job 101:
// triangle
module triangle(clk, reset, nt, xi, yi, busy, po, xo, yo);
input        clk, reset, nt;
input  [2:0] xi, yi;
output       busy, po;
output [2:0] xo, yo;
reg busy, po;
reg [4:0] state, next_state;  
reg [6:0] x_cor[0:2];         
reg [6:0] y_cor[0:2];         
reg [1:0] s0_count;           
reg s1_count;                 
reg s2_count;                 
reg s7_count;                 
reg [4:0] horiz;              
reg [3:0] out_count;          
reg signed [8:0] a[0:1];      
reg signed [8:0] b[0:1];      
reg signed [8:0] c[0:1];      
reg [3:0] ep, save_ep;        
reg signed [7:0] value;       
reg [1:0] o_idx;              
reg [2:0] xo, yo;             
reg loc;                      
reg [3:0] start;              
parameter s0=5'd0,s1=5'd1,s2=5'd2,s3=5'd3,s4=5'd4,s5=5'd5,s6=5'd6,s7=5'd7;
integer i,j;
always @(posedge clk or posedge reset)begin
    if(reset) state<=s0;
    else state<=next_state;
end
always @(*)begin
    case(state)
        s0:next_state=(s0_count==2'd3)?s1:s0;
        s1:next_state=(s1_count==1'b1)?s2:s1;
        s2:next_state=(out_count==y_cor[0]||out_count==y_cor[1]||out_count==y_cor[2])?s5:((s2_count==1'b1)?((value==8'd0)?s5:((value[7]==1'b0)?s3:s4)):s2);
        s3:next_state=(o_idx==2'd2)?s5:s2;
        s4:next_state=(o_idx==2'd1)?s5:s2;
        s5:next_state=(out_count==y_cor[0]||out_count==y_cor[2])?s6:((loc==1'b0)?((out_count==y_cor[1])?((start==x_cor[1])?s6:s5):((start==ep)?s6:s5)):((start==x_cor[0])?s6:s5));
        s6:next_state=(out_count==y_cor[2])?s7:s2;
        s7:next_state=(s7_count==1'b1)?s0:s7;
        default:next_state=s0;
    endcase
end
always @(posedge clk or posedge reset)begin
    if(reset) busy<=1'b0;
    else begin
        if(state==s7&&s7_count==1'b1) busy<=1'b0;
        else if(state==s0&&s0_count==2'd0&&nt==1'b0) busy<=1'b0;
        else busy<=1'b1;
    end
end
always @(posedge clk or posedge reset)begin
    if(reset) s0_count<=2'd0;
    else begin
        if(state==s7) s0_count<=2'd0;
        else if(state==s0&&s0_count==2'd0&&nt==1'b0) s0_count<=2'd0;
        else s0_count<=s0_count+2'd1;
    end
end
always @(posedge clk or posedge reset)begin
    if(reset)begin
        s1_count<=1'b0;
    end
    else begin
  ...
For scale: ~110 flip-flops, ~0.0098 mm2 of cells after synthesis.
Settings: LEC_CHECK=0, ABC_AREA=0, CAP_MARGIN=0, CORE_ASPECT_RATIO=0.5, CORE_MARGIN=2, CORE_UTILIZATION=71, CTS_CLUSTER_DIAMETER=53, GPL_ROUTABILITY_DRIVEN=0, PLACE_DENSITY_LB_ADDON=0.01, SETUP_SLACK_MARGIN=-0.72, SLEW_MARGIN=40; clock period 7.3 ns.
run.sh (not shown) runs the stock make flow with config.mk's settings and CLKGATE_MAP_FILE=.
Job 101: flow completed, timing, DRC and antenna clean
Inputs modified between job 101 and job 102:
diff --git a/flow/config.mk b/flow/config.mk
--- a/flow/config.mk
+++ b/flow/config.mk
@@ -9,9 +9,10 @@
 export CAP_MARGIN = 0
-export CORE_ASPECT_RATIO = 0.5
+export CORE_ASPECT_RATIO = 1.39
 export CORE_MARGIN = 2
-export CORE_UTILIZATION = 71
-export CTS_CLUSTER_DIAMETER = 53
+export CORE_UTILIZATION = 55
+export CTS_CLUSTER_DIAMETER = 27
+export CTS_CLUSTER_SIZE = 100
 export GPL_ROUTABILITY_DRIVEN = 0
 export PLACE_DENSITY_LB_ADDON = 0.01
-export SETUP_SLACK_MARGIN = -0.72
+export SETUP_SLACK_MARGIN = -0.68
 export SLEW_MARGIN = 40
==> comparison <==
- Going from job 101 to job 102, final standard cell utilization of the core moved down; logic share of the area now smaller; total wire length after detailed routing moved down; achievable clock frequency went down about 0.34%.
- Worst setup slack for job 102: 0.017 ns down relative to job 101
- Higher critical path depth goes to job 101 over job 102.
- Between job 102 and job 101, the post-placement cell count is higher for job 102.
- Compared with job 101, in job 102 share of the clock period used by the worst path after layout rose by 0.23 points; data required time at the worst endpoint essentially unchanged; standby leakage power stayed essentially flat.
--- input diff job 102..job 103 ---
==> flow/config.mk <==
export PLATFORM = sky130hd
export DESIGN_NAME = triangle
export DESIGN_NICKNAME = triangle
export VERILOG_FILES = /design/flow/design.v
export SDC_FILE = /design/flow/constraint.sdc
export NUM_CORES = 4
export LEC_CHECK = 0
export CAP_MARGIN = 20
export CORE_MARGIN = 2
export CORE_UTILIZATION = 72
export SLEW_MARGIN = 20
==> flow/constraint.sdc <==
create_clock -name core_clock -period 5.44 [get_ports {clk}]
set_input_delay 1.0880 -clock core_clock [delete_from_list [all_inputs] [get_ports {clk}]]
set_output_delay 1.0880 -clock core_clock [all_outputs]
set_load 0.01 [all_outputs]
## What came out
- Of job 102 and job 103, the lower total routed wirelength belongs to job 102.
- Summary of job 103 over job 102: instance area at placement -0.45%; area of the die -23%.
- From job 103 to job 102, number of remaining DRC errors did not move at all.
- In the final reports, the cell area of job 103 is smaller than that of job 102.
- NOTE: share of total power in combinational logic in job 103 exceeds that of job 102
- The worst-path maximum fanout reported for job 103 is greater than that of job 102 by 6.
- From job 102 to job 103 the numbers moved as follows: power drawn by the sequential cells rose 34%; total power draw rose by about 34%.
Changes in job 104 relative to job 103:
diff --git a/flow/config.mk b/flow/config.mk
--- a/flow/config.mk
+++ b/flow/config.mk
@@ -9,3 +9,3 @@
 export CORE_MARGIN = 2
-export CORE_UTILIZATION = 72
+export CORE_UTILIZATION = 40
 export SLEW_MARGIN = 20
==> flow/constraint.sdc <==
create_clock -name core_clock -period 5.0 [get_ports {clk}]
set_input_delay 1.0000 -clock core_clock [delete_from_list [all_inputs] [get_ports {clk}]]
set_output_delay 1.0000 -clock core_clock [all_outputs]
set_load 0.01 [all_outputs]
[summary]
- Job 104 has completed all stages; timing, DRC and antenna checks passed.
- In the flow results for job 104 and job 103, the maximum frequency is smaller on job 103.
- Looking at arrival time of the worst setup path, job 104 sits 0.25 ns below job 103.
- Layout buffering overhead excluding clock cells, job 104 and job 103: lower on job 103
- From job 103 to job 104 the numbers moved as follows: via count of the first global-routing pass down 5.6%, internal power up 7.4%.
> inputs changed (job 104 -> job 105)
diff --git a/flow/config.mk b/flow/config.mk
--- a/flow/config.mk
+++ b/flow/config.mk
@@ -8,4 +8,5 @@
 export CAP_MARGIN = 20
-export CORE_MARGIN = 2
+export CORE_MARGIN = 8
 export CORE_UTILIZATION = 40
-export SLEW_MARGIN = 20
+export CTS_CLUSTER_SIZE = 49
+export SLEW_MARGIN = 10
### Flow results
The power number comes out higher for job 104 vs job 105.
The worst hold-check slack of job 105 was inferior to that of job 104.
Comparing ratio of final minimum period to clock period for job 105 and job 104, the smaller number came from job 105.
Going from job 104 to job 105, total internal power level, non-clock buffer count moved up, flip-flop count level.
Power figures rest on the tool's default switching activity, not on a simulated workload.
